## flow/run.sh

```bash
#!/bin/bash
# the make line also repeats each setting of config.mk as NAME=value (left out here)
make -C /OpenROAD-flow-scripts/flow DESIGN_CONFIG=/design/flow/config.mk WORK_HOME=/design/flow/orfs CLKGATE_MAP_FILE= finish
```

## flow/config.mk

```make
export PLATFORM = sky130hd
export DESIGN_NAME = wrapper
export DESIGN_NICKNAME = wrapper
export VERILOG_FILES = /design/flow/design.v
export SDC_FILE = /design/flow/constraint.sdc
export NUM_CORES = 4
export LEC_CHECK = 0
export CAP_MARGIN = 20
export CORE_MARGIN = 2
export CORE_UTILIZATION = 72
export CTS_CLUSTER_SIZE = 58
export PLACE_DENSITY_LB_ADDON = 0.0
export SETUP_SLACK_MARGIN = 2.2
export SLEW_MARGIN = 20
```

## flow/constraint.sdc

```tcl
create_clock -name core_clock -period 7.62 [get_ports {s3_axi_aclk}]
set_input_delay 1.5240 -clock core_clock [delete_from_list [all_inputs] [get_ports {s3_axi_aclk}]]
set_output_delay 1.5240 -clock core_clock [all_outputs]
set_load 0.01 [all_outputs]
```

## flow/design.v

```verilog
module bus #(
    parameter DATA_WIDTH = 32,
    parameter ADDR_WIDTH = 8,
    parameter RESP_WIDTH = 3
)
(
    input s0_axi_aclk,
    input s0_axi_aresetn,
    input [ADDR_WIDTH-1:0] s0_axi_awaddr,
    input s0_axi_awvalid,
    output reg s0_axi_awready,
    input [DATA_WIDTH-1:0] s0_axi_wdata,
    input [DATA_WIDTH/8:0] s0_axi_wstrb,
    input s0_axi_wvalid,
    output reg s0_axi_wready,
    output reg [RESP_WIDTH - 1:0] s0_axi_bresp,
    output reg s0_axi_bvalid,
    input s0_axi_bready,
    input [ADDR_WIDTH-1:0] s0_axi_araddr,
    input s0_axi_arvalid,
    output reg s0_axi_arready,
    output reg [DATA_WIDTH-1:0] s0_axi_rdata,
    output reg [RESP_WIDTH - 1:0] s0_axi_rresp,
    output reg s0_axi_rvalid,
    input s0_axi_rready,
    input m1_axi_aclk,
    input m1_axi_aresetn,
    output  reg [ADDR_WIDTH-1:0] m1_axi_awaddr,
    output  reg m1_axi_awvalid,
    input  m1_axi_awready,
    output  reg [DATA_WIDTH-1:0] m1_axi_wdata,
    output  reg [DATA_WIDTH/8:0] m1_axi_wstrb,
    output  reg m1_axi_wvalid,
    input  m1_axi_wready,
    input  [RESP_WIDTH - 1:0] m1_axi_bresp,
    input  m1_axi_bvalid,
    output reg m1_axi_bready,
    output reg [ADDR_WIDTH-1:0] m1_axi_araddr,
    output reg m1_axi_arvalid,
    input  m1_axi_arready,
    input  [DATA_WIDTH-1:0] m1_axi_rdata,
    input  [RESP_WIDTH - 1:0] m1_axi_rresp,
    input  m1_axi_rvalid,
    output reg m1_axi_rready,
    input m2_axi_aclk,
    input m2_axi_aresetn,
    output  reg [ADDR_WIDTH-1:0] m2_axi_awaddr,
    output  reg m2_axi_awvalid,
    input  m2_axi_awready,
    output  reg [DATA_WIDTH-1:0] m2_axi_wdata,
    output  reg [DATA_WIDTH/8:0] m2_axi_wstrb,
    output  reg m2_axi_wvalid,
    input  m2_axi_wready,
    input  [RESP_WIDTH - 1:0] m2_axi_bresp,
    input  m2_axi_bvalid,
    output reg m2_axi_bready,
    output reg [ADDR_WIDTH-1:0] m2_axi_araddr,
    output reg m2_axi_arvalid,
    input  m2_axi_arready,
    input  [DATA_WIDTH-1:0] m2_axi_rdata,
    input  [RESP_WIDTH - 1:0] m2_axi_rresp,
    input  m2_axi_rvalid,
    output reg m2_axi_rready
);
reg [DATA_WIDTH-1:0] cached_slave1_read_data;
reg [ADDR_WIDTH-1:0] cached_slave1_read_address;
reg [DATA_WIDTH-1:0] cached_slave1_write_data;
reg  cached_slave1_write_valid_data;
reg [ADDR_WIDTH-1:0] cached_slave1_write_address;
reg [DATA_WIDTH/8:0] cached_slave1_wstrb;
reg  cached_slave1_write_valid_address;
reg [DATA_WIDTH-1:0] cached_slave2_read_data;
reg [ADDR_WIDTH-1:0] cached_slave2_read_address;
reg [DATA_WIDTH-1:0] cached_slave2_write_data;
reg [ADDR_WIDTH-1:0] cached_slave2_write_address;
reg [DATA_WIDTH/8:0] cached_slave2_wstrb;
reg  cached_slave2_write_valid_data;
reg  cached_slave2_write_valid_address;
  typedef enum {IDLE_WRITE,VALID_WRITE_ADDR,VALID_WRITE_DATA, WRITE_TO_SLAVE1, WRITE_TO_SLAVE2, NOTIFY_MASTER_FROM_SLAVE1, NOTIFY_MASTER_FROM_SLAVE2 } writing_states;
  typedef enum {IDLE_READ, VALID_READ_ADDR, READ_FROM_SLAVE1, READ_FROM_SLAVE2, CACHE_DATA_FROM_SLAVE1,CACHE_DATA_FROM_SLAVE2, WRITE_TO_MASTER_FROM_SLAVE1, WRITE_TO_MASTER_FROM_SLAVE2 } reading_states;
  writing_states write_state;
  reading_states read_state;
always @(posedge s0_axi_aclk) begin
    if (s0_axi_aresetn == 0) begin
      s0_axi_awready <= 0;
      s0_axi_wready <= 0;
      s0_axi_bvalid <= 0;
      m1_axi_awvalid <=0;
      m1_axi_wvalid <=0;
      m2_axi_awvalid <=0;
      m2_axi_wvalid <=0;
      s0_axi_bresp <= 0;
      m1_axi_awaddr <= 0;
      m1_axi_wdata <= 0;
      m1_axi_wstrb <= 0;
      m1_axi_bready <= 0;
      m2_axi_awaddr <= 0;
      m2_axi_wdata <= 0;
      m2_axi_wstrb <= 0;
      m2_axi_bready <= 0;
      cached_slave1_write_address <= 0;
      cached_slave1_write_valid_address <= 0;
      cached_slave1_write_data <= 0;
      cached_slave1_wstrb <= 0;
      cached_slave1_write_valid_data <= 0;
      cached_slave2_write_address <= 0;
      cached_slave2_write_valid_address <= 0;
      cached_slave2_write_data <= 0;
      cached_slave2_wstrb <= 0;
      cached_slave2_write_valid_data <= 0;
      write_state <= IDLE_WRITE;
    end else begin
      case (write_state)
        IDLE_WRITE: begin
          s0_axi_wready <= 1;
          s0_axi_awready <= 1;
          s0_axi_bvalid <= 0;
          if (s0_axi_bready) begin
            s0_axi_wready <= 0;
            s0_axi_awready <= 0;
            write_state <= VALID_WRITE_ADDR;
          end
        end
        VALID_WRITE_ADDR: begin
          if(s0_axi_awaddr == 0 || s0_axi_awaddr == 4)begin
                cached_slave1_write_address <= s0_axi_awaddr;
                cached_slave1_write_valid_address <= s0_axi_awvalid;
                write_state <= VALID_WRITE_DATA;
              end 
          if(s0_axi_awaddr == 16 || s0_axi_awaddr == 20) begin
                cached_slave2_write_address <= s0_axi_awaddr;
                cached_slave2_write_valid_address <= s0_axi_awvalid;
                write_state <= VALID_WRITE_DATA;
              end 
        end
        VALID_WRITE_DATA: begin
            if(cached_slave1_write_address == 0 || cached_slave1_write_address == 4)begin
                cached_slave1_write_data <= s0_axi_wdata;
                cached_slave1_wstrb <= s0_axi_wstrb;
                cached_slave1_write_valid_data <= s0_axi_wvalid;
                write_state <= WRITE_TO_SLAVE1;
              end 
            if(cached_slave2_write_address == 16 || cached_slave2_write_address == 20) begin
                cached_slave2_write_data <= s0_axi_wdata;
                cached_slave2_wstrb <= s0_axi_wstrb;
                cached_slave2_write_valid_data <= s0_axi_wvalid;
                write_state <= WRITE_TO_SLAVE2;
              end 
        end
        WRITE_TO_SLAVE1: begin
            m1_axi_awaddr <= cached_slave1_write_address;
            m1_axi_awvalid <= 1;
            m1_axi_wdata <= cached_slave1_write_data;
            m1_axi_wstrb <= cached_slave1_wstrb;
            m1_axi_wvalid <= 1;
            m1_axi_bready <= s0_axi_bready;
            write_state <= NOTIFY_MASTER_FROM_SLAVE1;
        end
        WRITE_TO_SLAVE2: begin
            m2_axi_awaddr <= cached_slave2_write_address;
            m2_axi_awvalid <= 1;
            m2_axi_wdata <= cached_slave2_write_data;
            m2_axi_wstrb <= cached_slave2_wstrb;
            m2_axi_wvalid <= 1;
            m2_axi_bready <= s0_axi_bready;
            write_state <= NOTIFY_MASTER_FROM_SLAVE2;
          end
        NOTIFY_MASTER_FROM_SLAVE1: begin
            s0_axi_wready <= m1_axi_wready;
            s0_axi_awready <= m1_axi_awready;
            s0_axi_bvalid <= m1_axi_bvalid;
            s0_axi_bresp <= m1_axi_bresp;
            write_state <= IDLE_WRITE;
        end
        NOTIFY_MASTER_FROM_SLAVE2: begin
            s0_axi_wready <= m2_axi_wready;
            s0_axi_awready <= m2_axi_awready;
            s0_axi_bvalid <= m2_axi_bvalid;
            s0_axi_bresp <= m2_axi_bresp;
            write_state <= IDLE_WRITE;
        end
      endcase
    end
  end
always @(posedge s0_axi_aclk) begin
    if (s0_axi_aresetn == 0) begin
       s0_axi_arready <= 0;
       s0_axi_rvalid <= 0;
       s0_axi_rdata <= 0;
       s0_axi_rresp <= 0;
       m1_axi_rready <= 0;
       m2_axi_rready <= 0;
       m1_axi_araddr <= 0;
       m1_axi_arvalid <= 0;
       m2_axi_araddr <= 0;
       m2_axi_arvalid <= 0;
       cached_slave1_read_address <= 0;
       cached_slave1_read_data <= 0;
       cached_slave2_read_address <= 0;
       cached_slave2_read_data <= 0;
       read_state<=IDLE_READ;
    end else begin
      case (read_state)
        IDLE_READ: begin
          s0_axi_arready <= 1; 
          m1_axi_rready <= 0;
          m2_axi_rready <= 0;
          s0_axi_rvalid <= 0;
           if(s0_axi_rready ) begin
            read_state<=VALID_READ_ADDR;
           end
        end
        VALID_READ_ADDR: begin
            if(s0_axi_araddr == 8 || s0_axi_araddr == 12)begin
                cached_slave1_read_address <= s0_axi_araddr;
                s0_axi_arready <= 0;
                s0_axi_rvalid <= 1;
                read_state <= READ_FROM_SLAVE1;
               end 
           if(s0_axi_araddr == 24 || s0_axi_araddr == 28) begin
                 cached_slave2_read_address <= s0_axi_araddr;
                 s0_axi_rvalid <= 1;
                 s0_axi_arready <= 0;
                 read_state <= READ_FROM_SLAVE2;
              end 
        end
        READ_FROM_SLAVE1: begin
            m1_axi_araddr <= cached_slave1_read_address;
            m1_axi_arvalid <= 1;
            m1_axi_rready <= 1;
            read_state <= CACHE_DATA_FROM_SLAVE1;
        end
        READ_FROM_SLAVE2: begin
            m2_axi_araddr <= cached_slave2_read_address;
            m2_axi_arvalid <= 1;
            m2_axi_rready <= 1;
            read_state <= CACHE_DATA_FROM_SLAVE2;
        end
        CACHE_DATA_FROM_SLAVE1: begin
           cached_slave1_read_data <= m1_axi_rdata;
           read_state <= WRITE_TO_MASTER_FROM_SLAVE1;
        end
        CACHE_DATA_FROM_SLAVE2: begin
          cached_slave2_read_data <= m2_axi_rdata;
          read_state <= WRITE_TO_MASTER_FROM_SLAVE2;  
        end
        WRITE_TO_MASTER_FROM_SLAVE1: begin           
              if(m1_axi_arready) begin
                s0_axi_rdata <= cached_slave1_read_data; 
                s0_axi_rvalid <= 1;
                s0_axi_rresp <= 0;
                read_state <= IDLE_READ; 
              end
            s0_axi_rvalid <= 0;
        end
        WRITE_TO_MASTER_FROM_SLAVE2: begin 
            if(m2_axi_arready) begin
              s0_axi_rdata <= cached_slave2_read_data;
              s0_axi_rvalid <= 1;
              s0_axi_rresp <= 0;
              read_state <= IDLE_READ;
            end
            s0_axi_rvalid <= 0;
        end
      endcase
    end
  end
endmodule
module adder#(
    parameter DATA_WIDTH = 32,
    parameter ADDR_WIDTH = 8,
    parameter RESP_WIDTH = 3
)
(
    input s1_axi_aclk,
    input s1_axi_aresetn,
    input [ADDR_WIDTH-1:0] s1_axi_awaddr,
    input s1_axi_awvalid,
    output reg s1_axi_awready,
    input [DATA_WIDTH-1:0] s1_axi_wdata,
    input [DATA_WIDTH/8:0] s1_axi_wstrb,
    input s1_axi_wvalid,
    output reg s1_axi_wready,
    output reg [RESP_WIDTH - 1:0] s1_axi_bresp,
    output reg s1_axi_bvalid,
    input s1_axi_bready,
    input [ADDR_WIDTH-1:0] s1_axi_araddr,
    input s1_axi_arvalid,
    output  s1_axi_arready,
    output reg [DATA_WIDTH-1:0] s1_axi_rdata,
    output reg [RESP_WIDTH - 1:0] s1_axi_rresp,
    output reg s1_axi_rvalid,
    input  s1_axi_rready
);
reg [DATA_WIDTH-1:0] operandA, operandB;
wire [(2*DATA_WIDTH-1):0] result_tmp;
wire [DATA_WIDTH-1:0] overflow_adder;
reg [1:0] operandCounters;
reg [(2*DATA_WIDTH-1):0] result_hold;
reg s1_axi_arready_tmp;
assign s1_axi_arready = s1_axi_arready_tmp;
always@(posedge s1_axi_aclk)
begin
    if(~s1_axi_aresetn) 
    begin
	    s1_axi_awready <= 0;
       s1_axi_wready <= 0;
       operandCounters <= 0;
       operandA <= 0;
       operandB <= 0;
       s1_axi_bresp <= 0;
       s1_axi_bvalid <= 0;
    end
	else if(s1_axi_awvalid == 1 && s1_axi_wvalid == 1 )
	  begin
	     case(s1_axi_awaddr)
		   0:
		     begin
            s1_axi_awready <= 0;
            s1_axi_wready <= 0;
                  operandA <= s1_axi_wdata;
                  if(operandCounters == 2'b10) begin
                     operandCounters <= 1;
                  end
                  else begin
                     operandCounters <= operandCounters + 1;
                  end
                  if (s1_axi_bready == 1) begin
                    s1_axi_awready <= 1;
                    s1_axi_wready <= 1;
                    s1_axi_bresp <= 0;
                    s1_axi_bvalid <= 1;  
                  end
			 end  
		   4: 
		     begin
            s1_axi_awready <= 0;
            s1_axi_wready <= 0;
              operandB <= s1_axi_wdata;  
              if(operandCounters == 2) begin
                    operandCounters <= 1;
              end
                  else begin
                    operandCounters <= operandCounters + 1;
                  end 
              if (s1_axi_bready == 1) begin
                s1_axi_awready <= 1;
                s1_axi_wready <= 1;
                s1_axi_bresp <= 0;
                s1_axi_bvalid <= 1;
              end
			 end 
		   default:
		      begin
			     s1_axi_awready <= 1;
              s1_axi_wready <= 1;
			  end
        endcase
	  end
	else
	  begin
	   s1_axi_bresp <= 0;
      s1_axi_bvalid <= 0;
	  end
end
always@(posedge s1_axi_aclk)
begin
   if(~s1_axi_aresetn)
      result_hold <= 0;
   else if(operandCounters == 2)
      result_hold <= result_tmp;
end
assign result_tmp = (operandCounters == 2) ? operandA + operandB : result_hold;
assign overflow_adder = (result_tmp > (2**DATA_WIDTH)-1)?1:0;    
always@(posedge s1_axi_aclk)
begin
   if(~s1_axi_aresetn) begin
	   s1_axi_rvalid <= 0;
       s1_axi_rresp <= 0;
       s1_axi_rdata <= 0;
   end 
	else if(s1_axi_rready == 1 && s1_axi_arvalid == 1)
      begin
         case(s1_axi_araddr)
            8: begin
                  s1_axi_rvalid <= 1;
                  s1_axi_rresp <= 0;
                  s1_axi_rdata <= result_tmp[31:0];
               end
            12: begin
                  s1_axi_rvalid <= 1;
                  s1_axi_rresp <= 0;
                  s1_axi_rdata <= overflow_adder;
               end
            default: begin
                  s1_axi_rresp <= 0;
               end
         endcase
      end
   else
	  begin
        s1_axi_rresp <= 0;
	  end
end
always@(posedge s1_axi_aclk)
begin
 if(s1_axi_aresetn == 1'b0) 
  begin
   s1_axi_arready_tmp <= 0;
  end 
 else
   if(s1_axi_arvalid && ~s1_axi_arready_tmp )
      s1_axi_arready_tmp <= 1'b1;    
   else
      s1_axi_arready_tmp <= 1'b0; 
 end
endmodule
module multiplier#(
    parameter DATA_WIDTH = 32,
    parameter ADDR_WIDTH = 8,
    parameter RESP_WIDTH = 3
)
(
    input s2_axi_aclk,
    input s2_axi_aresetn,
    input [ADDR_WIDTH-1:0] s2_axi_awaddr,
    input s2_axi_awvalid,
    output reg s2_axi_awready,
    input [DATA_WIDTH-1:0] s2_axi_wdata,
    input [DATA_WIDTH/8:0] s2_axi_wstrb,
    input s2_axi_wvalid,
    output reg s2_axi_wready,
    output reg [RESP_WIDTH - 1:0] s2_axi_bresp,
    output reg s2_axi_bvalid,
    input s2_axi_bready,
    input [ADDR_WIDTH-1:0] s2_axi_araddr,
    input s2_axi_arvalid,
    output  s2_axi_arready,
    output reg [DATA_WIDTH-1:0] s2_axi_rdata,
    output reg [RESP_WIDTH - 1:0] s2_axi_rresp,
    output reg s2_axi_rvalid,
    input  s2_axi_rready
);
reg [DATA_WIDTH-1:0] operandA, operandB;
wire [(2*DATA_WIDTH-1):0] result_tmp;
wire [DATA_WIDTH-1:0] overflow_adder;
reg [1:0] operandCounters;
reg [(2*DATA_WIDTH-1):0] result_hold;
reg s2_axi_arready_tmp;
assign s2_axi_arready = s2_axi_arready_tmp;
always@(posedge s2_axi_aclk)
begin
    if(~s2_axi_aresetn) 
    begin
	    s2_axi_awready <= 0;
       s2_axi_wready <= 0;
       operandCounters <= 0;
       operandA <= 0;
       operandB <= 0;
       s2_axi_bresp <= 0;
       s2_axi_bvalid <= 0;
    end
	else if(s2_axi_awvalid == 1 && s2_axi_wvalid == 1 )
	  begin
	     case(s2_axi_awaddr)
		   16:
		     begin
            s2_axi_awready <= 0;
            s2_axi_wready <= 0;
                  operandA <= s2_axi_wdata;
                  if(operandCounters == 2'b10) begin
                     operandCounters <= 1;
                  end
                  else begin
                     operandCounters <= operandCounters + 1;
                  end
                  if (s2_axi_bready == 1) begin
                    s2_axi_awready <= 1;
                    s2_axi_wready <= 1;
                    s2_axi_bresp <= 0;
                    s2_axi_bvalid <= 1;  
                  end
			 end  
		   20: 
		     begin
            s2_axi_awready <= 0;
            s2_axi_wready <= 0;
              operandB <= s2_axi_wdata;  
              if(operandCounters == 2) begin
                    operandCounters <= 1;
              end
                  else begin
                    operandCounters <= operandCounters + 1;
                  end 
              if (s2_axi_bready == 1) begin
                s2_axi_awready <= 1;
                s2_axi_wready <= 1;
                s2_axi_bresp <= 0;
                s2_axi_bvalid <= 1;
              end
			 end 
		   default:
		      begin
			     s2_axi_awready <= 1;
              s2_axi_wready <= 1;
			  end
        endcase
	  end
	else
	  begin
	   s2_axi_bresp <= 0;
      s2_axi_bvalid <= 0;
	  end
end
always@(posedge s2_axi_aclk)
begin
   if(~s2_axi_aresetn)
      result_hold <= 0;
   else if(operandCounters == 2)
      result_hold <= result_tmp;
end
assign result_tmp = (operandCounters == 2) ? operandA * operandB : result_hold;
assign overflow_adder = (result_tmp > (2**DATA_WIDTH)-1)?1:0;    
always@(posedge s2_axi_aclk)
begin
   if(~s2_axi_aresetn) begin
	   s2_axi_rvalid <= 0;
       s2_axi_rresp <= 0;
       s2_axi_rdata <= 0;
   end 
	else if(s2_axi_rready == 1 && s2_axi_arvalid == 1)
      begin
         case(s2_axi_araddr)
            24: begin
                  s2_axi_rvalid <= 1;
                  s2_axi_rresp <= 0;
                  s2_axi_rdata <= result_tmp[31:0];
               end
            28: begin
                  s2_axi_rvalid <= 1;
                  s2_axi_rresp <= 0;
                  s2_axi_rdata <= overflow_adder;
               end
            default: begin
                  s2_axi_rresp <= 0;
               end
         endcase
      end
   else
	  begin
        s2_axi_rresp <= 0;
	  end
end
always@(posedge s2_axi_aclk)
begin
 if(s2_axi_aresetn == 1'b0) 
  begin
   s2_axi_arready_tmp <= 0;
  end 
 else
   if(s2_axi_arvalid && ~s2_axi_arready_tmp )
      s2_axi_arready_tmp <= 1'b1;    
   else
      s2_axi_arready_tmp <= 1'b0; 
 end
endmodule
module wrapper #(
    parameter DATA_WIDTH = 32,
    parameter ADDR_WIDTH = 8,
    parameter RESP_WIDTH = 3
)
(
    input s3_axi_aclk,
    input s3_axi_aresetn,
    input [ADDR_WIDTH-1:0] s3_axi_awaddr,
    input s3_axi_awvalid,
    output wire s3_axi_awready,
    input [DATA_WIDTH-1:0] s3_axi_wdata,
    input [DATA_WIDTH/8:0] s3_axi_wstrb,
    input s3_axi_wvalid,
    output wire s3_axi_wready,
    output wire [RESP_WIDTH - 1:0] s3_axi_bresp,
    output wire s3_axi_bvalid,
    input s3_axi_bready,
    input [ADDR_WIDTH-1:0] s3_axi_araddr,
    input s3_axi_arvalid,
    output wire s3_axi_arready,
    output wire [DATA_WIDTH-1:0] s3_axi_rdata,
    output wire [RESP_WIDTH - 1:0] s3_axi_rresp,
    output wire s3_axi_rvalid,
    input s3_axi_rready
);
wire [ADDR_WIDTH-1:0] connect_slave1_awaddr;
wire connect_slave1_awvalid;
wire connect_slave1_awready;
wire [DATA_WIDTH-1:0] connect_slave1_wdata;
wire [DATA_WIDTH/8:0] connect_slave1_wstrb;
wire connect_slave1_wvalid;
wire connect_slave1_wready;
wire [RESP_WIDTH - 1:0] connect_slave1_bresp;
wire connect_slave1_bvalid;
wire connect_slave1_bready;
wire [ADDR_WIDTH-1:0] connect_slave1_araddr;
wire connect_slave1_arvalid;
wire connect_slave1_arready;
wire [DATA_WIDTH-1:0] connect_slave1_rdata;
wire [RESP_WIDTH - 1:0] connect_slave1_rresp;
wire connect_slave1_rvalid;
wire connect_slave1_rready;
wire [ADDR_WIDTH-1:0] connect_slave2_awaddr;
wire connect_slave2_awvalid;
wire connect_slave2_awready;
wire [DATA_WIDTH-1:0] connect_slave2_wdata;
wire [DATA_WIDTH/8:0] connect_slave2_wstrb;
wire connect_slave2_wvalid;
wire connect_slave2_wready;
wire [RESP_WIDTH - 1:0] connect_slave2_bresp;
wire connect_slave2_bvalid;
wire connect_slave2_bready;
wire [ADDR_WIDTH-1:0] connect_slave2_araddr;
wire connect_slave2_arvalid;
wire connect_slave2_arready;
wire [DATA_WIDTH-1:0] connect_slave2_rdata;
wire [RESP_WIDTH - 1:0] connect_slave2_rresp;
wire connect_slave2_rvalid;
wire connect_slave2_rready;
bus#(
    .DATA_WIDTH(DATA_WIDTH),
    .ADDR_WIDTH(ADDR_WIDTH),
    .RESP_WIDTH(RESP_WIDTH)
) bus_instiate (
    .s0_axi_aclk(s3_axi_aclk),
    .s0_axi_aresetn(s3_axi_aresetn),
    .s0_axi_awaddr(s3_axi_awaddr),
    .s0_axi_awvalid(s3_axi_awvalid),
    .s0_axi_awready(s3_axi_awready),
    .s0_axi_wdata(s3_axi_wdata),
    .s0_axi_wstrb(s3_axi_wstrb),
    .s0_axi_wvalid(s3_axi_wvalid),
    .s0_axi_wready(s3_axi_wready),
    .s0_axi_bresp(s3_axi_bresp),
    .s0_axi_bvalid(s3_axi_bvalid),
    .s0_axi_bready(s3_axi_bready),
    .s0_axi_araddr(s3_axi_araddr),
    .s0_axi_arvalid(s3_axi_arvalid),
    .s0_axi_arready(s3_axi_arready),
    .s0_axi_rdata(s3_axi_rdata),
    .s0_axi_rresp(s3_axi_rresp),
    .s0_axi_rvalid(s3_axi_rvalid),
    .s0_axi_rready(s3_axi_rready),
    .m1_axi_aclk(s3_axi_aclk),
    .m1_axi_aresetn(s3_axi_aresetn),
    .m1_axi_awaddr(connect_slave1_awaddr),
    .m1_axi_awvalid(connect_slave1_awvalid),
    .m1_axi_awready(connect_slave1_awready),
    .m1_axi_wdata(connect_slave1_wdata),
    .m1_axi_wstrb(connect_slave1_wstrb),
    .m1_axi_wvalid(connect_slave1_wvalid),
    .m1_axi_wready(connect_slave1_wready),
    .m1_axi_bresp(connect_slave1_bresp),
    .m1_axi_bvalid(connect_slave1_bvalid),
    .m1_axi_bready(connect_slave1_bready),
    .m1_axi_araddr(connect_slave1_araddr),
    .m1_axi_arvalid(connect_slave1_arvalid),
    .m1_axi_arready(connect_slave1_arready),
    .m1_axi_rdata(connect_slave1_rdata),
    .m1_axi_rresp(connect_slave1_rresp),
    .m1_axi_rvalid(connect_slave1_rvalid),
    .m1_axi_rready(connect_slave1_rready),
    .m2_axi_aclk(s3_axi_aclk),
    .m2_axi_aresetn(s3_axi_aresetn),
    .m2_axi_awaddr(connect_slave2_awaddr),
    .m2_axi_awvalid(connect_slave2_awvalid),
    .m2_axi_awready(connect_slave2_awready),
    .m2_axi_wdata(connect_slave2_wdata),
    .m2_axi_wstrb(connect_slave2_wstrb),
    .m2_axi_wvalid(connect_slave2_wvalid),
    .m2_axi_wready(connect_slave2_wready),
    .m2_axi_bresp(connect_slave2_bresp),
    .m2_axi_bvalid(connect_slave2_bvalid),
    .m2_axi_bready(connect_slave2_bready),
    .m2_axi_araddr(connect_slave2_araddr),
    .m2_axi_arvalid(connect_slave2_arvalid),
    .m2_axi_arready(connect_slave2_arready),
    .m2_axi_rdata(connect_slave2_rdata),
    .m2_axi_rresp(connect_slave2_rresp),
    .m2_axi_rvalid(connect_slave2_rvalid),
    .m2_axi_rready(connect_slave2_rready)
  );
  adder #(
    .DATA_WIDTH(DATA_WIDTH),
    .ADDR_WIDTH(ADDR_WIDTH),
    .RESP_WIDTH(RESP_WIDTH)
  ) adder_instiate (
    .s1_axi_aclk(s3_axi_aclk),
    .s1_axi_aresetn(s3_axi_aresetn),
    .s1_axi_awaddr(connect_slave1_awaddr),
    .s1_axi_awvalid(connect_slave1_awvalid),
    .s1_axi_awready(connect_slave1_awready),
    .s1_axi_wdata(connect_slave1_wdata),
    .s1_axi_wstrb(connect_slave1_wstrb),
    .s1_axi_wvalid(connect_slave1_wvalid),
    .s1_axi_wready(connect_slave1_wready),
    .s1_axi_bresp(connect_slave1_bresp),
    .s1_axi_bvalid(connect_slave1_bvalid),
    .s1_axi_bready(connect_slave1_bready),
    .s1_axi_araddr(connect_slave1_araddr),
    .s1_axi_arvalid(connect_slave1_arvalid),
    .s1_axi_arready(connect_slave1_arready),
    .s1_axi_rdata(connect_slave1_rdata),
    .s1_axi_rresp(connect_slave1_rresp),
    .s1_axi_rvalid(connect_slave1_rvalid),
    .s1_axi_rready(connect_slave1_rready)
  );
   multiplier #(
    .DATA_WIDTH(DATA_WIDTH),
    .ADDR_WIDTH(ADDR_WIDTH),
    .RESP_WIDTH(RESP_WIDTH)
   ) multiplier_instiate (
    .s2_axi_aclk(s3_axi_aclk),
    .s2_axi_aresetn(s3_axi_aresetn),
    .s2_axi_awaddr(connect_slave2_awaddr),
    .s2_axi_awvalid(connect_slave2_awvalid),
    .s2_axi_awready(connect_slave2_awready),
    .s2_axi_wdata(connect_slave2_wdata),
    .s2_axi_wstrb(connect_slave2_wstrb),
    .s2_axi_wvalid(connect_slave2_wvalid),
    .s2_axi_wready(connect_slave2_wready),
    .s2_axi_bresp(connect_slave2_bresp),
    .s2_axi_bvalid(connect_slave2_bvalid),
    .s2_axi_bready(connect_slave2_bready),
    .s2_axi_araddr(connect_slave2_araddr),
    .s2_axi_arvalid(connect_slave2_arvalid),
    .s2_axi_arready(connect_slave2_arready),
    .s2_axi_rdata(connect_slave2_rdata),
    .s2_axi_rresp(connect_slave2_rresp),
    .s2_axi_rvalid(connect_slave2_rvalid),
    .s2_axi_rready(connect_slave2_rready)
  );
endmodule
```

==> results of run 1 <==
==> area by class of cell <==
type                    count  area (sq um)  share of cell area (%)
inverters                 911          3430                    5.06
clock buffers              92          1900                    2.81
well taps                1050          1310                    1.94
clock inverters            27           350                   0.517
repair buffers            639          6060                    8.95
multi-input cells        4519         41600                    61.5
flip-flops and latches    645         13000                    19.2
diodes                      1          2.50                 0.00370
==> per-layer routing <==
| layer | GRT usage (%) | vias up | part of all wire (%) |
|---|---|---|---|
| met4 | 17.0 | 0 | 6.0 |
| met3 | 8.10 | 752 | 8.7 |
| li1 | - | 20700 | - |
| met1 | 49.3 | 23700 | 37 |
| met5 | 0 | - | 0 |
| met2 | 67.0 | 2347 | 49 |
==> timing repair <==
item	4_1_cts	5_1_grt
endpoints found under the hold margin	0	0
gates resized	337	175
cloned	1	3
endpoints found under the setup margin	81	81
pin swaps	198	130
setup buffers	71	41
==> through the flow <==
| step | util, % | power [mW] |
|---|---|---|
| finish | 85.6 | 6.85 |
| global route | 85.6 | 7.01 |
| CTS | 84.2 | 6.86 |
| detailed placement | 78.8 | 3.56 |
| global placement | 78.8 | 3.56 |
| floorplan | - | 3.51 |
==> impl_metrics.toml, run 1 <==
# synthesis and place-and-route metrics
[floorplan]
coreArea_sq_um = 79100
top_level_ports = 103
die_w_um = 287
std_cell_rows = 103
die_y_um = 287
floorplanUtilization_pct = 72.9
die-area_sq_um = 82400

[yosys]
synth.cell_area_sq_um = 57700
enable_flop_cells = 0
ys_seq_share_pct = 22.4
area_leaders = "fa_1 31%, dfxtp_1 22%, nand2_1 7.1%"
top_area_share_pct = 31.1
ys_sh_xor_pct = 1.03
syn_avg_cell_area_sq_um = 8.90
async_flop_share_pct = 0
yosysMostFrequentCell = "nand2_1"
syn-instance-count = 6479
ys_warn_count = 3
mux_share_pct = 3.68
synthSimpleGateAreaFrac_pct = 18.5
yosysChipArea_sq_um = 57700
synthTopLogicFamily = "adder cells"
top_area_cell = "fa_1"
ys_types = 94
ys.flops = 645
flop_cell = "dfxtp_1"
top_cells_by_count = "1093 x nand2_1, 911 x inv_1, 897 x fa_1"
aoi_share_pct = 8.00
yosys-stat-cells = 6479
fa_ha_area_share_pct = 37.5

[critical_path]
critPathSlowestCell = "fa_2"
worst-path-buf-inv = 6
cp_num_cells = 27
worstRegToRegCells = 27
path_class = "reg -> reg"
critPathArrivalTime_ps = 8760
end_kind = "register"
cp_common_cell = "fa_1"
crit_family = "adder cells"
worstReg2RegEnd = "multiplier_instiate.s2_axi_rdata[0]"
worstReg2RegStart = "multiplier_instiate.operandA[16]"
start_kind = "register"
crit_required_ps = 8110
crit_fanout = 7
cpPeakStageDelay_ps = 590
startpoint = "multiplier_instiate.operandA[16]"
cp-endpoint = "multiplier_instiate.s2_axi_rdata[0]"
reg2reg_slack_ps = -640

[routing]
drtIter0Drc = 4264
vias_per_cell = 6.03
via_count = 47500
drc_errors = 0
avgRoutedWirePerCell_um = 21.3
ant_nets = 0
drt_first_pass_iters = 7
drt-total-wl_um = 168000

[clock_tree]
cts_tree = "yes"
clock_sinks = 645
root_buffer = "clkbuf_16"
clk_pin_slew_worst_paths_ps = 60
cts_max_level = 3
clk_latency_ps = 640
cts_inserted_buffers = 68
cts_hold_buf = 0
cts_buffer_depth = 3

[power_and_ir_drop]
switching_share_pct = 22.4
seq_power_mw = 3.37
intPower_mw = 5.32
comb_cell_power_mw = 0.109
max-vdd-ir-drop_mv = 0.194
maxPowerGroup = "sequential cells"
clkPwrFrac_pct = 49.2
clock_power_mw = 3.37
p_leak_nw = 30.4
p_per_area_nw_per_um2 = 101
power_frac_seq_pct = 49.2
pwr-share-comb_pct = 1.6
power.switching_mw = 1.53

[placement]
port_buffers = 88
dp_slack_ps = -611
place_congestion = 0.964
dp_cells = 7648
place.detailed.hpwl_um = 119000
postPlaceCellArea_sq_um = 62300

[hold_path]
min_path_type = "reg -> reg"
hold_end = "multiplier_instiate.s2_axi_arready_tmp"
holdPathStages = 1
hp-start = "multiplier_instiate.s2_axi_arready_tmp"

[final_timing]
holdWs_ps = 440
skew_ps = 57.9
hold_viol = 0
finalSetupViolations = 14
finalCriticalPeriod_ps = 8260
max-slew-margin-rel_pct = 29.1
max_freq_ghz = 0.121
tns_ps = -1940
worst_pin_slew_ps = 1060
period_used_pct = 108
rsz0062_at_grt = "yes"
setup_ws_ps = -645
slew_violations = 0

[global_route]
grt_antenna_before_repair = 2
grt_max_degree = 196
grt_pass1_vias = 48800
grt_pass1_wl_um = 256000
grt_usage_pct = 39.5
overflow = 0

[final_layout]
postLayoutCellArea_sq_um = 67700
layout.nets = 8036
fillers = 4336
finalNonFillerCells = 7884
area_growth_pct = 17.4

[flow_run]
warnings = 46
drv_cap = 0

[status]
outcome = "complete, but fails checks"
so_faults = "negative setup slack"
==> inputs of run 2 (changes only) <==
ABC_AREA = 1   (was not set)
CAP_MARGIN = 35   (was 20)
CELL_PAD_IN_SITES_DETAIL_PLACEMENT = 2   (was not set)
CELL_PAD_IN_SITES_GLOBAL_PLACEMENT = 0   (was not set)
CORE_UTILIZATION = 55   (was 72)
CTS_CLUSTER_DIAMETER = 366   (was not set)
CTS_CLUSTER_SIZE = 40   (was 58)
GPL_ROUTABILITY_DRIVEN = 0   (was not set)
GPL_TIMING_DRIVEN = 0   (was not set)
HOLD_SLACK_MARGIN = 0.11   (was not set)
MAX_ROUTING_LAYER = met5   (was not set)
PLACE_DENSITY_LB_ADDON = 0.05   (was 0.0)
SETUP_SLACK_MARGIN = 2.72   (was 2.2)
SLEW_MARGIN = 40   (was 20)
TNS_END_PERCENT = 50   (was not set)
clock period = 12.2 ns   (was 7.62 ns; I/O delays follow)
==> run 2 against run 1 <==
The flow now stops in detailed placement (3_5_place_dp). Die size increased by 35%. Synthesized cell count increased by 22%. Synthesized area increased by 3.4%.
==> impl_metrics.toml, run 2 <==
# generated from flow reports
[yosys]
ys_warn_count = 3
syn_avg_cell_area_sq_um = 7.52
flop_cell = "dfxtp_1"
ys_seq_share_pct = 21.7
synth.cell_area_sq_um = 59600
yosysChipArea_sq_um = 59600
synthSimpleGateAreaFrac_pct = 20.0
syn-instance-count = 7932
top_area_share_pct = 30.1
yosys-stat-cells = 7932
area_leaders = "fa_1 30%, dfxtp_1 22%, inv_1 11%"
yosysMostFrequentCell = "inv_1"
top_cells_by_count = "1758 x inv_1, 1739 x nand2_1, 988 x nor2_1"
synthTopLogicFamily = "adder cells"
mux_share_pct = 0.0671
ys.flops = 645
enable_flop_cells = 0
async_flop_share_pct = 0
ys_sh_xor_pct = 0.661
ys_types = 53
top_area_cell = "fa_1"
fa_ha_area_share_pct = 36.3
aoi_share_pct = 7.35

[floorplan]
floorplanUtilization_pct = 55.6
die_w_um = 333
die_y_um = 333
top_level_ports = 103
die-area_sq_um = 111000
coreArea_sq_um = 107000
std_cell_rows = 120

[status]
failed_stage = "detailed placement (3_5_place_dp)"
first-error = "Error: detail_place.tcl, 38 bad optional access"
outcome = "aborted with a tool error"

[placement]
port_buffers = 88
## run 2: metrics by stage
| stage | power, mW | setup slack, ps |
|---|---|---|
| 2_1_floorplan | 2.20 | 5370 |
| 3_3_place_gp | 2.25 | 3460 |
==> inputs of run 3 (changes only) <==
ABC_AREA = not set   (was 1)
CAP_MARGIN = 10   (was 35)
CELL_PAD_IN_SITES_DETAIL_PLACEMENT = 0   (was 2)
CELL_PAD_IN_SITES_GLOBAL_PLACEMENT = not set   (was 0)
CORE_ASPECT_RATIO = 1.77   (was not set)
CORE_UTILIZATION = 58   (was 55)
CTS_CLUSTER_DIAMETER = not set   (was 366)
CTS_CLUSTER_SIZE = 28   (was 40)
GPL_ROUTABILITY_DRIVEN = not set   (was 0)
HOLD_SLACK_MARGIN = not set   (was 0.11)
MAX_ROUTING_LAYER = not set   (was met5)
MIN_ROUTING_LAYER = met1   (was not set)
PLACE_DENSITY_LB_ADDON = 0.13   (was 0.05)
SETUP_SLACK_MARGIN = not set   (was 2.72)
SLEW_MARGIN = 20   (was 40)
clock period = 8.47 ns   (was 12.2 ns; I/O delays follow)
==> run 3 against run 2 <==
Now fails the layout checks on negative setup slack. Synthesized area is 3.3% lower. Synthesized cell count shrank 18%. Die size decreased by 8.1%.
==> impl_metrics.toml, run 3 <==
# synthesis and place-and-route metrics
[status]
outcome = "complete, but fails checks"
so_faults = "negative setup slack"

[yosys]
yosys-stat-cells = 6479
synthSimpleGateAreaFrac_pct = 18.5
yosysMostFrequentCell = "nand2_1"
fa_ha_area_share_pct = 37.5
top_area_share_pct = 31.1
ys_seq_share_pct = 22.4
async_flop_share_pct = 0
aoi_share_pct = 8.00
enable_flop_cells = 0
top_cells_by_count = "1093 x nand2_1, 911 x inv_1, 897 x fa_1"
ys_types = 94
ys.flops = 645
flop_cell = "dfxtp_1"
ys_sh_xor_pct = 1.03
ys_warn_count = 3
synth.cell_area_sq_um = 57700
yosysChipArea_sq_um = 57700
syn-instance-count = 6479
area_leaders = "fa_1 31%, dfxtp_1 22%, nand2_1 7.1%"
top_area_cell = "fa_1"
syn_avg_cell_area_sq_um = 8.90
synthTopLogicFamily = "adder cells"
mux_share_pct = 3.68

[routing]
drtIter0Drc = 3630
drc_errors = 0
avgRoutedWirePerCell_um = 27.5
ant_nets = 0
drt-total-wl_um = 221000
via_count = 47500
drt_first_pass_iters = 6
vias_per_cell = 5.91

[critical_path]
cp-endpoint = "multiplier_instiate.s2_axi_rdata[0]"
worstReg2RegStart = "multiplier_instiate.operandA[12]"
startpoint = "multiplier_instiate.operandA[12]"
cp_num_cells = 26
worstRegToRegCells = 26
crit_fanout = 10
worst-path-buf-inv = 5
end_kind = "register"
reg2reg_slack_ps = -460
start_kind = "register"
path_class = "reg -> reg"
crit_family = "adder cells"
critPathArrivalTime_ps = 9380
cpPeakStageDelay_ps = 570
crit_required_ps = 8920
cp_common_cell = "fa_1"
critPathSlowestCell = "dfxtp_2"
worstReg2RegEnd = "multiplier_instiate.s2_axi_rdata[0]"

[flow_run]
drv_cap = 0
warnings = 35

[clock_tree]
root_buffer = "clkbuf_16"
clock_sinks = 645
cts_tree = "yes"
cts_buffer_depth = 3
cts_max_level = 2
clk_pin_slew_worst_paths_ps = 70
clk_latency_ps = 600
cts_inserted_buffers = 46

[final_timing]
setup_ws_ps = -456
period_used_pct = 105
skew_ps = 26.8
rsz0062_at_grt = "yes"
max_freq_ghz = 0.112
worst_pin_slew_ps = 1230
tns_ps = -590
hold_viol = 0
holdWs_ps = 456
max-slew-margin-rel_pct = 18.0
slew_violations = 0
finalCriticalPeriod_ps = 8930
finalSetupViolations = 2

[power_and_ir_drop]
clock_power_mw = 2.40
maxPowerGroup = "sequential cells"
pwr-share-comb_pct = 2.3
switching_share_pct = 21.9
p_per_area_nw_per_um2 = 87.2
power_frac_seq_pct = 54.5
power.switching_mw = 1.21
clkPwrFrac_pct = 43.2
max-vdd-ir-drop_mv = 0.207
intPower_mw = 4.34
p_leak_nw = 28.4
seq_power_mw = 3.03
comb_cell_power_mw = 0.127

[final_layout]
layout.nets = 7894
postLayoutCellArea_sq_um = 63700
area_growth_pct = 10.4

[placement]
place.detailed.hpwl_um = 174000
postPlaceCellArea_sq_um = 60200
port_buffers = 88
place_congestion = 1.09

[floorplan]
top_level_ports = 103
die-area_sq_um = 102000
coreArea_sq_um = 98400
floorplanUtilization_pct = 58.6
die_w_um = 241
die_y_um = 424
std_cell_rows = 153

[global_route]
grt_pass1_vias = 48800
grt_usage_pct = 44.7
grt_pass1_wl_um = 323000
overflow = 0
grt_antenna_before_repair = 35
grt_max_degree = 20

[hold_path]
hold_end = "bus_instiate.cached_slave1_write_data[23]"
hp-start = "bus_instiate.cached_slave1_write_data[23]"
holdPathStages = 2
min_path_type = "reg -> reg"
## run 3: cell type report
cell class,count,area [sq um]
multi-input combinational,4519,40000
buffer,403,2730
clock buffer,62,1300
sequential,645,13000
inverter,911,3420
timing repair buffer,116,1150
antenna,50,125
clock inverter,19,275
fill,8635,34700
tap,1317,1650
## run 3: stage by stage
stage,util (%),cells,total power [mW],setup WS (ps)
final,64.7,8042,5.55,-456
after global placement,61.2,7889,3.23,-1590
after floorplan,-,6484,3.16,805
after detailed placement,61.2,7889,3.23,-1680
after CTS,64.5,7992,5.56,0.147
after global routing,64.7,8015,5.68,-524
## run 3: what timing repair did
item / in CTS / in global routing
buffers inserted: 24 / 2
gates resized: 485 / 26
cloned: 2 / 0
pin swaps: 22 / 0
setup endpoints to repair: 54 / 7
hold buffers: 0 / 0
## run 3: routing by layer
layer	global-route usage [%]	vias up	share of wire [%]
met4	48.2	12	14
met1	44.5	23500	31
met3	12.9	1058	8.5
met5	0	-	0.035
met2	71.3	2403	47
li1	-	20500	-
==> inputs of run 4 (changes only) <==
ABC_AREA = 0   (was not set)
CAP_MARGIN = 20   (was 10)
CELL_PAD_IN_SITES_DETAIL_PLACEMENT = not set   (was 0)
CORE_ASPECT_RATIO = not set   (was 1.77)
CORE_UTILIZATION = 66   (was 58)
CTS_CLUSTER_SIZE = not set   (was 28)
GPL_TIMING_DRIVEN = not set   (was 0)
MAX_ROUTING_LAYER = met4   (was not set)
MIN_ROUTING_LAYER = not set   (was met1)
PLACE_DENSITY_LB_ADDON = not set   (was 0.13)
SETUP_SLACK_MARGIN = -0.5   (was not set)
TNS_END_PERCENT = not set   (was 50)
clock period = 6.45 ns   (was 8.47 ns; I/O delays follow)
==> run 4 against run 3 <==
The layout still fails its checks (negative setup slack). Highest routed layer is now met4. Maximum frequency up 12%. Flip-flop count did not move. Synthesized area did not move. Worst hold slack worse by 24 ps. Critical endpoint unchanged. Power grew 48%. Via count is 3.3% lower. Worst setup slack got worse by 1100 ps.
==> impl_metrics.toml, run 4 <==
# synthesis and place-and-route metrics
[critical_path]
critPathArrivalTime_ps = 8500
critPathSlowestCell = "fa_2"
cp_num_cells = 26
end_kind = "register"
worstReg2RegEnd = "multiplier_instiate.s2_axi_rdata[0]"
worstReg2RegStart = "multiplier_instiate.operandA[18]"
startpoint = "multiplier_instiate.operandA[18]"
worstRegToRegCells = 26
cp-endpoint = "multiplier_instiate.s2_axi_rdata[0]"
worst-path-buf-inv = 5
cp_common_cell = "fa_1"
crit_fanout = 5
crit_family = "adder cells"
path_class = "reg -> reg"
crit_required_ps = 6990
start_kind = "register"
cpPeakStageDelay_ps = 620
reg2reg_slack_ps = -1510

[clock_tree]
cts_inserted_buffers = 70
cts_max_level = 3
clock_sinks = 645
clk_pin_slew_worst_paths_ps = 60
root_buffer = "clkbuf_16"
clk_latency_ps = 670
cts_tree = "yes"
cts_buffer_depth = 3

[routing]
ant_nets = 0
drtIter0Drc = 3484
drt-total-wl_um = 166000
drt_first_pass_iters = 7
drc_errors = 0
via_count = 45900
avgRoutedWirePerCell_um = 20.5
vias_per_cell = 5.68

[yosys]
ys_types = 94
ys_warn_count = 3
syn_avg_cell_area_sq_um = 8.90
synthSimpleGateAreaFrac_pct = 18.5
yosys-stat-cells = 6479
mux_share_pct = 3.68
yosysChipArea_sq_um = 57700
ys_seq_share_pct = 22.4
top_cells_by_count = "1093 x nand2_1, 911 x inv_1, 897 x fa_1"
fa_ha_area_share_pct = 37.5
enable_flop_cells = 0
top_area_cell = "fa_1"
area_leaders = "fa_1 31%, dfxtp_1 22%, nand2_1 7.1%"
synth.cell_area_sq_um = 57700
yosysMostFrequentCell = "nand2_1"
async_flop_share_pct = 0
flop_cell = "dfxtp_1"
syn-instance-count = 6479
synthTopLogicFamily = "adder cells"
ys.flops = 645
ys_sh_xor_pct = 1.03
aoi_share_pct = 8.00
top_area_share_pct = 31.1

[power_and_ir_drop]
power.switching_mw = 1.87
intPower_mw = 6.36
p_leak_nw = 31.0
max-vdd-ir-drop_mv = 0.266
clock_power_mw = 4.12
seq_power_mw = 3.98
maxPowerGroup = "clock"
comb_cell_power_mw = 0.129
pwr-share-comb_pct = 1.6
power_frac_seq_pct = 48.4
clkPwrFrac_pct = 50.0
p_per_area_nw_per_um2 = 119
switching_share_pct = 22.7

[final_timing]
finalCriticalPeriod_ps = 7960
period_used_pct = 123
max_freq_ghz = 0.126
finalSetupViolations = 71
hold_viol = 0
worst_pin_slew_ps = 1080
slew_violations = 0
rsz0062_at_grt = "yes"
setup_ws_ps = -1510
holdWs_ps = 432
skew_ps = 35.8
max-slew-margin-rel_pct = 27.6
tns_ps = -50160

[floorplan]
coreArea_sq_um = 86800
die_y_um = 300
floorplanUtilization_pct = 66.5
top_level_ports = 103
die_w_um = 300
std_cell_rows = 108
die-area_sq_um = 89800

[global_route]
grt_usage_pct = 38.0
grt_antenna_before_repair = 6
grt_pass1_wl_um = 259000
grt_max_degree = 140
grt_pass1_vias = 47600
overflow = 0

[final_layout]
layout.nets = 8124
postLayoutCellArea_sq_um = 68900
fillers = 5900
area_growth_pct = 19.4

[hold_path]
hp-start = "bus_instiate.m1_axi_arvalid"
hold_end = "adder_instiate.s1_axi_arready_tmp"
min_path_type = "reg -> reg"
holdPathStages = 2

[flow_run]
drv_cap = 0
warnings = 51

[placement]
place.detailed.hpwl_um = 125000
port_buffers = 88
postPlaceCellArea_sq_um = 63300
place_congestion = 0.960

[status]
outcome = "complete, but fails checks"
so_faults = "negative setup slack"
run 4: area by class of cell:
type	instances	area (sq um)	share of cell area, %
Tap cell	1155	1450	2.10
Clock buffer	94	1960	2.85
Multi-Input combinational cell	4519	41500	60.3
Sequential cell	645	13000	18.9
Antenna cell	8	20.0	0.0291
Clock inverter	33	402	0.583
Inverter	911	3430	4.98
Timing Repair Buffer	725	7040	10.2
run 4: through the flow:
stage                     instances  total power, mW  setup slack (ps)  utilization, %
after floorplan                6484             4.14              -869               -
after global routing           8087             8.42             -1740            79.4
after global placement         7855             4.21             -1590            72.9
after CTS                      8031             8.26             -1420            77.7
after detailed placement       7855             4.21             -1630            73.0
final                          8090             8.23             -1510            79.4
run 4: what timing repair did:
| action | in CTS | in global routing |
|---|---|---|
| endpoints found under the setup margin | 69 | 64 |
| gates resized | 300 | 268 |
| hold buffers | 0 | 0 |
| buffers inserted | 53 | 58 |
| gates cloned | 4 | 9 |
| pin swaps | 134 | 124 |
run 4: metal layers:
metal | share of wire, % | global-route usage, % | routed length (um)
met5 | 0 | - | 0
met4 | 4.4 | 13.6 | 7360
met3 | 8.0 | 6.14 | 13300
met2 | 48 | 61.1 | 79500
met1 | 40 | 48.9 | 65800
==> inputs of run 5 (changes only) <==
ABC_AREA = not set   (was 0)
CORE_UTILIZATION = 72   (was 66)
CTS_CLUSTER_SIZE = 74   (was not set)
MAX_ROUTING_LAYER = not set   (was met4)
PLACE_DENSITY_LB_ADDON = 0.0   (was not set)
SETUP_SLACK_MARGIN = not set   (was -0.5)
clock period = 7.22 ns   (was 6.45 ns; I/O delays follow)
==> run 5 against run 4 <==
Still fails the layout checks on negative setup slack. Clock power down 12%. First-iteration DRC count is 23% higher. Largest power group unchanged. Global-route usage is 1.2 points higher. Combinational power shrank about 10%. Count of clock-buffer cells in the layout shrank 2. Sequential share of layout area is 0.18 points higher. Die size fell by 8.2%. Critical path type unchanged.
==> impl_metrics.toml, run 5 <==
# synthesis and place-and-route metrics
[final_timing]
hold_viol = 0
period_used_pct = 113
slew_violations = 0
max-slew-margin-rel_pct = 26.0
setup_ws_ps = -934
rsz0062_at_grt = "yes"
finalSetupViolations = 40
skew_ps = 54.5
finalCriticalPeriod_ps = 8150
worst_pin_slew_ps = 1110
max_freq_ghz = 0.123

[critical_path]
end_kind = "register"
crit_family = "adder cells"
path_class = "reg -> reg"
cp_num_cells = 26
crit_fanout = 6
worstRegToRegCells = 26
worst-path-buf-inv = 5
reg2reg_slack_ps = -930
worstReg2RegStart = "multiplier_instiate.operandA[10]"
start_kind = "register"
cp-endpoint = "multiplier_instiate.s2_axi_rdata[0]"
critPathArrivalTime_ps = 8630
worstReg2RegEnd = "multiplier_instiate.s2_axi_rdata[0]"
cpPeakStageDelay_ps = 630
critPathSlowestCell = "fa_2"
startpoint = "multiplier_instiate.operandA[10]"
crit_required_ps = 7690

[clock_tree]
clk_pin_slew_worst_paths_ps = 70
cts_buffer_depth = 3
root_buffer = "clkbuf_16"
cts_tree = "yes"
clock_sinks = 645
cts_hold_buf = 0
cts_max_level = 3
cts_inserted_buffers = 67
clk_latency_ps = 640

[power_and_ir_drop]
switching_share_pct = 22.2
comb_cell_power_mw = 0.116
maxPowerGroup = "clock"
max-vdd-ir-drop_mv = 0.261
p_leak_nw = 30.6
power.switching_mw = 1.62
pwr-share-comb_pct = 1.6
clock_power_mw = 3.63
clkPwrFrac_pct = 49.7
p_per_area_nw_per_um2 = 107
power_frac_seq_pct = 48.7
seq_power_mw = 3.56
p_total_mw = 7.31
intPower_mw = 5.69

[yosys]
aoi_share_pct = 8.00
synthTopLogicFamily = "adder cells"
syn_avg_cell_area_sq_um = 8.90
ys_sh_xor_pct = 1.03
ys_warn_count = 3
ys_types = 94
yosysMostFrequentCell = "nand2_1"
yosysChipArea_sq_um = 57700
yosys-stat-cells = 6479
ys.flops = 645
mux_share_pct = 3.68
async_flop_share_pct = 0
syn-instance-count = 6479
top_area_cell = "fa_1"
top_area_share_pct = 31.1
enable_flop_cells = 0
flop_cell = "dfxtp_1"
area_leaders = "fa_1 31%, dfxtp_1 22%, nand2_1 7.1%"
ys_seq_share_pct = 22.4
synthSimpleGateAreaFrac_pct = 18.5
synth.cell_area_sq_um = 57700
fa_ha_area_share_pct = 37.5
top_cells_by_count = "1093 x nand2_1, 911 x inv_1, 897 x fa_1"

[routing]
avgRoutedWirePerCell_um = 21.2
vias_per_cell = 5.96
ant_nets = 0
drt-total-wl_um = 168000
drt_first_pass_iters = 8
via_count = 47200
drtIter0Drc = 4268
drc_errors = 0

[placement]
port_buffers = 88
place.detailed.hpwl_um = 120000
place_congestion = 0.963
dp_slack_ps = -874

[global_route]
overflow = 0
grt_usage_pct = 39.1
grt_pass1_vias = 48400
grt_antenna_before_repair = 0
grt_pass1_wl_um = 253000
grt_max_degree = 167

[status]
so_faults = "negative setup slack"
outcome = "complete, but fails checks"

[floorplan]
top_level_ports = 103
die_w_um = 287
std_cell_rows = 103
die_y_um = 287
coreArea_sq_um = 79100
floorplanUtilization_pct = 72.9
die-area_sq_um = 82400

[hold_path]
hold_end = "multiplier_instiate.s2_axi_arready_tmp"
holdPathStages = 1
min_path_type = "reg -> reg"
hp-start = "multiplier_instiate.s2_axi_arready_tmp"

[flow_run]
drv_cap = 0
warnings = 43

[final_layout]
layout.nets = 8065
area_growth_pct = 18.1
[run 5: layer usage]
metal | GRT usage [%] | share of wire (%)
met1 | 48.5 | 36
met2 | 66.7 | 49
met3 | 7.78 | 8.8
met4 | 17.1 | 6.1
met5 | 0 | 0
[run 5: cell type report]
| class | instances | area [sq um] |
|---|---|---|
| diodes | 2 | 5.00 |
| inverters | 911 | 3430 |
| well taps | 1050 | 1310 |
| clock buffers | 92 | 1910 |
| clock inverters | 32 | 407 |
| flip-flops and latches | 645 | 13000 |
| fillers | 4384 | 11000 |
| multi-input cells | 4519 | 41500 |
| repair buffers | 669 | 6620 |
[run 5: stage by stage]
stage	TNS [ps]	utilization [%]	instances	hold slack (ps)	instance area [sq um]
global route	-18890	86.1	7918	457	68100
CTS	-4470	83.8	7866	437	66300
global placement	-7470	79.4	7706	428	62900
detailed placement	-9230	79.4	7706	427	62900
floorplan	-122	-	6484	411	58000
finish	-10590	86.1	7920	437	68100
[run 5: what timing repair did]
| action | 4_1_cts | 5_1_grt |
|---|---|---|
| setup endpoints to repair | 50 | 56 |
| pin swaps | 88 | 190 |
| setup buffers | 37 | 53 |
| resized | 215 | 319 |
| cloned | 0 | 5 |
==> inputs of run 6 (changes only) <==
CTS_CLUSTER_SIZE = 70   (was 74)
SETUP_SLACK_MARGIN = 2.24   (was not set)
TNS_END_PERCENT = 5   (was not set)
clock period = 7.71 ns   (was 7.22 ns; I/O delays follow)
==> run 6 against run 5 <==
The layout still fails its checks (negative setup slack). Maximum frequency down 0.20%. Clock power decreased by 5.8%. Final area fell by 2.8%. Power fell by 6.1%. Critical path type unchanged. Highest routed layer is now met5. Worst hold slack worse by 4.2 ps. Sequential share of layout area up 0.57 points. Critical path depth grew 1.
==> impl_metrics.toml, run 6 <==
# synthesis and place-and-route metrics
[yosys]
flop_cell = "dfxtp_1"
yosysMostFrequentCell = "nand2_1"
ys.flops = 645
enable_flop_cells = 0
mux_share_pct = 3.68
fa_ha_area_share_pct = 37.5
area_leaders = "fa_1 31%, dfxtp_1 22%, nand2_1 7.1%"
yosys-stat-cells = 6479
async_flop_share_pct = 0
ys_seq_share_pct = 22.4
ys_warn_count = 3
aoi_share_pct = 8.00
ys_types = 94
synthSimpleGateAreaFrac_pct = 18.5
ys_sh_xor_pct = 1.03
synthTopLogicFamily = "adder cells"
syn-instance-count = 6479
yosysChipArea_sq_um = 57700
synth.cell_area_sq_um = 57700
top_area_share_pct = 31.1
top_cells_by_count = "1093 x nand2_1, 911 x inv_1, 897 x fa_1"
top_area_cell = "fa_1"
syn_avg_cell_area_sq_um = 8.90

[clock_tree]
clk_latency_ps = 670
cts_tree = "yes"
root_buffer = "clkbuf_16"
cts_hold_buf = 0
clock_sinks = 645
clk_pin_slew_worst_paths_ps = 70
cts_max_level = 3
cts_inserted_buffers = 66
cts_buffer_depth = 3

[power_and_ir_drop]
intPower_mw = 5.36
pwr-share-comb_pct = 1.6
clock_power_mw = 3.42
comb_cell_power_mw = 0.108
clkPwrFrac_pct = 49.9
p_total_mw = 6.86
p_per_area_nw_per_um2 = 104
maxPowerGroup = "clock"
p_leak_nw = 29.9
switching_share_pct = 21.8
power.switching_mw = 1.50
power_frac_seq_pct = 48.5
seq_power_mw = 3.33
max-vdd-ir-drop_mv = 0.257

[critical_path]
crit_fanout = 10
crit_required_ps = 8190
start_kind = "register"
cpPeakStageDelay_ps = 590
end_kind = "register"
reg2reg_slack_ps = -460
cp_num_cells = 27
cp-endpoint = "multiplier_instiate.s2_axi_rdata[0]"
worst-path-buf-inv = 6
critPathArrivalTime_ps = 8650
path_class = "reg -> reg"
cp_common_cell = "fa_1"
worstReg2RegStart = "multiplier_instiate.operandA[11]"
worstReg2RegEnd = "multiplier_instiate.s2_axi_rdata[0]"
critPathSlowestCell = "fa_1"
crit_family = "adder cells"
startpoint = "multiplier_instiate.operandA[11]"
worstRegToRegCells = 27

[final_timing]
period_used_pct = 106
max-slew-margin-rel_pct = 23.4
setup_ws_ps = -461
tns_ps = -689
skew_ps = 67.8
max_freq_ghz = 0.122
finalSetupViolations = 2
finalCriticalPeriod_ps = 8170
slew_violations = 0
holdWs_ps = 433
worst_pin_slew_ps = 1150
hold_viol = 0
rsz0062_at_grt = "yes"

[placement]
place.detailed.hpwl_um = 120000
place_congestion = 0.977
dp_slack_ps = -458
port_buffers = 88
dp_cells = 7670

[hold_path]
hp-start = "multiplier_instiate.s2_axi_arready_tmp"
hold_end = "multiplier_instiate.s2_axi_arready_tmp"
min_path_type = "reg -> reg"
holdPathStages = 1

[flow_run]
warnings = 40
drv_cap = 0

[final_layout]
fillers = 4769
regArea_sq_um = 13000
comb_area_sq_um = 40700
finalNonFillerCells = 7830
area_growth_pct = 14.9
layout.nets = 7977

[routing]
drt_first_pass_iters = 5
drtIter0Drc = 3771
drt-total-wl_um = 156000
avgRoutedWirePerCell_um = 19.9
vias_per_cell = 5.83
via_count = 45600
ant_nets = 0
drc_errors = 0

[global_route]
grt_antenna_before_repair = 6
grt_pass1_wl_um = 249000
grt_pass1_vias = 47900
overflow = 0
grt_usage_pct = 38.4
grt_max_degree = 228

[floorplan]
top_level_ports = 103
die_y_um = 287
die-area_sq_um = 82400
die_w_um = 287
std_cell_rows = 103
floorplanUtilization_pct = 72.9
coreArea_sq_um = 79100

[status]
outcome = "complete, but fails checks"
so_faults = "negative setup slack"
==> run 6: area by class of cell <==
cell class                      count  area share (%)
Antenna cell                        4          0.0151
Clock buffer                       91            2.83
Clock inverter                     28           0.688
Inverter                          911            5.17
Multi-Input combinational cell   4519            61.4
Sequential cell                   645            19.7
Tap cell                         1050            1.98
Timing Repair Buffer              582            8.26
==> run 6: layer usage <==
metal  track usage, %  wire [um]  vias up
li1                 -          -    20600
met1             48.2      58900    22800
met2             65.1      76700     1753
met3             7.76      12800      508
met4             16.1       7360       12
met5                0        109        -
==> run 6: what timing repair did <==
item                       in CTS  in global routing
resized                       142                138
setup endpoints to repair      81                 81
pin swaps                      58                100
setup buffers                  22                 13
gates cloned                    0                  2
==> run 6: through the flow <==
step / util (%) / cell area [sq um]
after global routing: 83.7 / 66200
after floorplan: - / 58200
final: 83.7 / 66200
after CTS: 82.8 / 65500
after detailed placement: 79.0 / 62500
after global placement: 79.0 / 62500
==> inputs of run 7 (changes only) <==
CTS_CLUSTER_DIAMETER = 335   (was not set)
CTS_CLUSTER_SIZE = 15   (was 70)
SETUP_SLACK_MARGIN = 0.75   (was 2.24)
TNS_END_PERCENT = not set   (was 5)
clock period = 7.62 ns   (was 7.71 ns; I/O delays follow)
==> run 7 against run 6 <==
Still fails the layout checks on negative setup slack. Clock skew shrank 37 ps. Final area shrank 0.95%. Worst hold slack gained 14 ps. Core utilization shrank 0.80 points. Critical path depth grew 2. Non-clock buffer count grew 7. Cell count shrank 0.83%. Clock power shrank 32%. Synthesized area is the same. Die size is the same. Maximum frequency grew 2.5%. Sequential power grew 1%. Critical endpoint unchanged. Highest routed layer unchanged.
==> impl_metrics.toml, run 7 <==
# synthesis and place-and-route metrics
[yosys]
synth.cell_area_sq_um = 57700
top_area_cell = "fa_1"
area_leaders = "fa_1 31%, dfxtp_1 22%, nand2_1 7.1%"
synthSimpleGateAreaFrac_pct = 18.5
mux_share_pct = 3.68
enable_flop_cells = 0
flop_cell = "dfxtp_1"
top_cells_by_count = "1093 x nand2_1, 911 x inv_1, 897 x fa_1"
top_area_share_pct = 31.1
ys_warn_count = 3
ys_seq_share_pct = 22.4
ys_sh_xor_pct = 1.03
syn_avg_cell_area_sq_um = 8.90
async_flop_share_pct = 0
ys.flops = 645
ys_types = 94
synthTopLogicFamily = "adder cells"
fa_ha_area_share_pct = 37.5
aoi_share_pct = 8.00
yosysChipArea_sq_um = 57700
yosys-stat-cells = 6479
syn-instance-count = 6479
yosysMostFrequentCell = "nand2_1"

[final_layout]
regArea_sq_um = 13000
layout.nets = 7966
fillers = 4886
postLayoutCellArea_sq_um = 65600
final_util_pct = 82.9
finalNonFillerCells = 7765
comb_area_sq_um = 40900
area_growth_pct = 13.8

[critical_path]
cp-endpoint = "multiplier_instiate.s2_axi_rdata[0]"
worstReg2RegStart = "multiplier_instiate.operandB[26]"
cpPeakStageDelay_ps = 540
cp_num_cells = 29
reg2reg_slack_ps = -350
worstRegToRegCells = 29
crit_required_ps = 8130
start_kind = "register"
critPathArrivalTime_ps = 8480
worstReg2RegEnd = "multiplier_instiate.s2_axi_rdata[0]"
crit_family = "adder cells"
crit_fanout = 14
startpoint = "multiplier_instiate.operandB[26]"
cp_common_cell = "fa_1"
critPathSlowestCell = "fa_1"
path_class = "reg -> reg"
worst-path-buf-inv = 8
end_kind = "register"

[power_and_ir_drop]
maxPowerGroup = "sequential cells"
seq_power_mw = 3.37
power_frac_seq_pct = 58.0
max-vdd-ir-drop_mv = 0.207
p_per_area_nw_per_um2 = 88.5
intPower_mw = 4.53
comb_cell_power_mw = 0.109
clock_power_mw = 2.33
pwr-share-comb_pct = 1.9
clkPwrFrac_pct = 40.1
power.switching_mw = 1.28
switching_share_pct = 22.1
p_leak_nw = 29.6

[final_timing]
setup_ws_ps = -354
holdWs_ps = 447
finalCriticalPeriod_ps = 7970
slew_violations = 0
max-slew-margin-rel_pct = 25.4
hold_viol = 0
finalSetupViolations = 6
rsz0062_at_grt = "yes"
skew_ps = 31.3
max_freq_ghz = 0.125
period_used_pct = 105
worst_pin_slew_ps = 1120

[routing]
antennaDiodeCount = 0
top_layer_used = "met5"
avgRoutedWirePerCell_um = 20.0
met2_length_um = 75300
ant_nets = 0
drt-total-wl_um = 155000
drt_first_pass_iters = 7
drc_errors = 0
wirelength_met1_um = 58700
vias_per_cell = 5.85
drtIter0Drc = 3482
via_count = 45400
wl_met3_um = 13100

[floorplan]
die_y_um = 287
top_level_ports = 103
die-area_sq_um = 82400
std_cell_rows = 103
coreArea_sq_um = 79100
die_w_um = 287
floorplanUtilization_pct = 72.9

[placement]
place.detailed.hpwl_um = 118000
postPlaceCellArea_sq_um = 62500
port_buffers = 88
dp_slack_ps = -483
place_congestion = 0.953
dp_cells = 7670

[global_route]
grt_pass1_vias = 47300
grt_max_degree = 206
grt_antenna_before_repair = 2
grt_usage_pct = 37.8
grt_pass1_wl_um = 246000
overflow = 0

[clock_tree]
clk_latency_ps = 630
cts_max_level = 2
cts_hold_buf = 0
clock_sinks = 645
root_buffer = "clkbuf_16"
cts_tree = "yes"
cts_inserted_buffers = 48
clk_pin_slew_worst_paths_ps = 100
cts_buffer_depth = 3

[hold_path]
hp-start = "bus_instiate.m2_axi_arvalid"
min_path_type = "reg -> reg"
hold_end = "multiplier_instiate.s2_axi_arready_tmp"
holdPathStages = 2

[status]
outcome = "complete, but fails checks"
so_faults = "negative setup slack"

[flow_run]
drv_cap = 0
warnings = 45
run 7: routing by layer:
layer | GRT usage (%) | up-vias
met5 | 0 | -
met4 | 14.8 | 8
met1 | 48.2 | 22500
met2 | 63.9 | 1827
li1 | - | 20500
met3 | 7.33 | 526
run 7: per-stage QoR:
stage               setup TNS, ps  power, mW
floorplan                       0       3.51
global route                -2790       5.94
CTS                          -429       5.82
global placement             -995       3.56
finish                       -623       5.81
detailed placement          -1440       3.56
run 7: final cells by class:
cell class,instances,share of cell area [%]
sequential,645,19.8
clock inverter,3,0.0896
clock buffer,48,1.83
inverter,911,5.22
tap,1050,2.00
multi-input combinational,4519,62.3
timing repair buffer,589,8.74
run 7: repair_timing:
action	CTS	global route
endpoints found under the setup margin	69	70
gates resized	231	114
buffers inserted	19	19
cloned	1	5
pin swaps	72	48
Power and IR drop assume default switching activity.
